==> build 18 <==
==> flow/design.v <==
`timescale 1ns / 1ps
module fir_filter
#(
    parameter NUM_ELEMENTS = 7
)
(
    input clk,
    input rst,
    input [ 7 : 0 ] weight_data,
    input [ 2 : 0 ] weight_idx,
    input weight_valid,
    output weight_ready,
    input [ 7 : 0 ] input_data,
    input input_valid,
    output input_ready,
    output [ 15 : 0 ] output_data,
    input output_ready,
    output output_valid
);
    assign weight_ready = 1;
    assign input_ready = 1;
    assign output_valid = 1;
    reg [7:0] weights [NUM_ELEMENTS-1:0];
    reg [7:0] values [NUM_ELEMENTS-1:0];
    integer i;
    always@(posedge clk)begin
        if (rst)begin
            for (i = 0; i< NUM_ELEMENTS; i = i+1)
                weights[i] = 0;
        end else if (weight_valid)
            weights[weight_idx] = weight_data;
        for (i = NUM_ELEMENTS-1; i> 0; i=i-1)begin
            values[i] <= rst?0:values[i-1];
        end
        values[0] <= rst?0:input_data;
    end
    wire [15:0] intermediate_sums [NUM_ELEMENTS-1:0];
    assign output_data = intermediate_sums[NUM_ELEMENTS-1];  
    generate
        genvar j;
        for (j = 0; j<NUM_ELEMENTS; j=j+1)begin:summation
            assign intermediate_sums[j] = (j?intermediate_sums[j-1]:0) + values[j]*weights[j];
        end
    endgenerate
endmodule
==> flow/run.sh <==
#!/bin/bash
# the make line also repeats each setting of config.mk as NAME=value (left out here)
make -C /OpenROAD-flow-scripts/flow DESIGN_CONFIG=/design/flow/config.mk WORK_HOME=/design/flow/orfs CLKGATE_MAP_FILE= finish
==> flow/config.mk <==
export PLATFORM = sky130hd
export DESIGN_NAME = fir_filter
export DESIGN_NICKNAME = fir_filter
export VERILOG_FILES = /design/flow/design.v
export SDC_FILE = /design/flow/constraint.sdc
export NUM_CORES = 4
export LEC_CHECK = 0
export CAP_MARGIN = 20
export CORE_ASPECT_RATIO = 1.43
export CORE_MARGIN = 2
export CORE_UTILIZATION = 22
export CTS_CLUSTER_DIAMETER = 261
export CTS_CLUSTER_SIZE = 88
export GPL_TIMING_DRIVEN = 0
export HOLD_SLACK_MARGIN = 0.12
export MIN_ROUTING_LAYER = met2
export PLACE_DENSITY_LB_ADDON = 0.01
export SETUP_SLACK_MARGIN = 3.51
export SLEW_MARGIN = 20
==> flow/constraint.sdc <==
create_clock -name core_clock -period 13.8 [get_ports {clk}]
set_input_delay 2.7600 -clock core_clock [delete_from_list [all_inputs] [get_ports {clk}]]
set_output_delay 2.7600 -clock core_clock [all_outputs]
set_load 0.01 [all_outputs]
==> trial 9: changes against build 18 <==
- CORE_ASPECT_RATIO: 1.43 -> default
- CORE_UTILIZATION: 22 -> 72
- CTS_CLUSTER_DIAMETER: 261 -> 29
- CTS_CLUSTER_SIZE: 88 -> 34
- GPL_TIMING_DRIVEN: 0 -> default
- HOLD_SLACK_MARGIN: 0.12 -> default
- MIN_ROUTING_LAYER: met2 -> default
- PLACE_DENSITY: default -> 0.7
- PLACE_DENSITY_LB_ADDON: 0.01 -> default
- SETUP_SLACK_MARGIN: 3.51 -> 0.94
==> flow/constraint.sdc (replaced) <==
create_clock -name core_clock -period 7.94 [get_ports {clk}]
set_input_delay 1.5880 -clock core_clock [delete_from_list [all_inputs] [get_ports {clk}]]
set_output_delay 1.5880 -clock core_clock [all_outputs]
set_load 0.01 [all_outputs]
==> run notes <==
fresh numbers from the pnr run: Failed Checks=setup timing, Worst Hold Launch=values[2][6], Seq/total area=0.125, Inst Count DP=roughly 2,400, final setup violation count=12, Setup TNS=-8.50 ns, Via Count=13,400, outcome=complete, but fails checks, setup ws final=-1.17 ns, Avg Vias per Cell=5.44, Min Hold Slack=approximately 0.59 ns, Sw Pwr=around 1.6 mW, metal3 WL=3960 um
(the above is from trial 9)
==> run notes <==
fresh numbers from the pnr run: outcome=finished clean, setup ws final=3.30 ns, Worst Hold Launch=values[4][2], Seq/total area=0.127, Sw Pwr=1.02 mW, Via Count=between 15,000 and 20,000, metal3 WL=about 26,000 um, Avg Vias per Cell=between 5 and 6, final setup violation count=0, Setup TNS=0 ns, Min Hold Slack=roughly 0.58 ns
(the above is from build 18)

* * *

==> wip/willow <==
RTL: the design.v shown in full above, as it stands there.
clock: 8.32 ns
lec_check: 0
cap_margin: 10
core_margin: 2
core_utilization: 72
cts_cluster_diameter: 42
cts_cluster_size: 96
hold_slack_margin: -0.09
max_routing_layer: met4
place_density: 0.35
setup_slack_margin: 2.24
slew_margin: 20
tns_end_percent: 5
run.sh (not shown) runs the stock make flow with config.mk's settings and CLKGATE_MAP_FILE=.
==> inputs of wip/garnet, as changes to wip/willow <==
==> flow/config.mk (replaced) <==
export PLATFORM = sky130hd
export DESIGN_NAME = fir_filter
export DESIGN_NICKNAME = fir_filter
export VERILOG_FILES = /design/flow/design.v
export SDC_FILE = /design/flow/constraint.sdc
export NUM_CORES = 4
export LEC_CHECK = 0
export CAP_MARGIN = 20
export CORE_MARGIN = 2
export CORE_UTILIZATION = 65
export CTS_CLUSTER_DIAMETER = 221
export SETUP_SLACK_MARGIN = 0.26
export SLEW_MARGIN = 20
export TNS_END_PERCENT = 5
==> flow/constraint.sdc (replaced) <==
create_clock -name core_clock -period 9.93 [get_ports {clk}]
set_input_delay 1.9860 -clock core_clock [delete_from_list [all_inputs] [get_ports {clk}]]
set_output_delay 1.9860 -clock core_clock [all_outputs]
set_load 0.01 [all_outputs]
==> inputs of wip/cedar, as changes to wip/willow <==
==> flow/config.mk (replaced) <==
export PLATFORM = sky130hd
export DESIGN_NAME = fir_filter
export DESIGN_NICKNAME = fir_filter
export VERILOG_FILES = /design/flow/design.v
export SDC_FILE = /design/flow/constraint.sdc
export NUM_CORES = 4
export LEC_CHECK = 0
export CAP_MARGIN = 20
export CORE_MARGIN = 2
export CORE_UTILIZATION = 40
export SLEW_MARGIN = 20
==> flow/constraint.sdc (replaced) <==
create_clock -name core_clock -period 13.0 [get_ports {clk}]
set_input_delay 2.6000 -clock core_clock [delete_from_list [all_inputs] [get_ports {clk}]]
set_output_delay 2.6000 -clock core_clock [all_outputs]
set_load 0.01 [all_outputs]
==> inputs of wip/indigo, as changes to wip/willow <==
==> flow/config.mk (replaced) <==
export PLATFORM = sky130hd
export DESIGN_NAME = fir_filter
export DESIGN_NICKNAME = fir_filter
export VERILOG_FILES = /design/flow/design.v
export SDC_FILE = /design/flow/constraint.sdc
export NUM_CORES = 4
export LEC_CHECK = 0
export ABC_AREA = 1
export CAP_MARGIN = 20
export CORE_MARGIN = 2
export CORE_UTILIZATION = 72
export CTS_CLUSTER_DIAMETER = 400
export CTS_CLUSTER_SIZE = 98
export SLEW_MARGIN = 20
==> flow/constraint.sdc (replaced) <==
create_clock -name core_clock -period 8.78 [get_ports {clk}]
set_input_delay 1.7560 -clock core_clock [delete_from_list [all_inputs] [get_ports {clk}]]
set_output_delay 1.7560 -clock core_clock [all_outputs]
set_load 0.01 [all_outputs]
==> comparison table <==
Global placer's final weighted congestion: wip/willow 0.947; wip/garnet 0.927; wip/cedar 0.842; wip/indigo 0.935
Met2 routed WL: wip/willow 21,600 um; wip/garnet 21,600 um; wip/cedar 22,400 um; wip/indigo 25,900 um
Register area share after synthesis: wip/willow 0.146; wip/garnet 0.146; wip/cedar 0.146; wip/indigo 0.137
Min-Delay Path Depth: wip/willow 1; wip/garnet 1; wip/cedar 1; wip/indigo 2
Relative area change from synthesis to final layout: wip/willow 14.4%; wip/garnet 7.55%; wip/cedar 7.04%; wip/indigo 14.6%
Fp util: wip/willow 0.739; wip/garnet 0.655; wip/cedar 0.404; wip/indigo 0.734
Std-Cell Rows: wip/willow 58; wip/garnet 62; wip/cedar 79; wip/indigo 60
RSZ-0062 raised after global routing: wip/willow true; wip/garnet true; wip/cedar false; wip/indigo true
Logic gate fraction of the total cell area: wip/willow 0.669; wip/garnet 0.698; wip/cedar 0.699; wip/indigo 0.610
Outcome: wip/willow finished with violations; wip/garnet complete, no violations; wip/cedar complete, no violations; wip/indigo finished with violations
Violated checks: wip/willow setup timing; wip/garnet -; wip/cedar -; wip/indigo setup timing
Power in the clock group: wip/willow 517 uW; wip/garnet 382 uW; wip/cedar 291 uW; wip/indigo 470 uW
Leakage component of the power: wip/willow 0.0110 uW; wip/garnet 0.0103 uW; wip/cedar 0.0101 uW; wip/indigo 0.0138 uW
Metal-1 WL: wip/willow 18,200 um; wip/garnet 19,800 um; wip/cedar 19,500 um; wip/indigo 20,000 um
Power attributed to combinational cells: wip/willow 1990 uW; wip/garnet 1480 uW; wip/cedar 1050 uW; wip/indigo 3120 uW
Power is estimated from default activity; no workload was simulated.
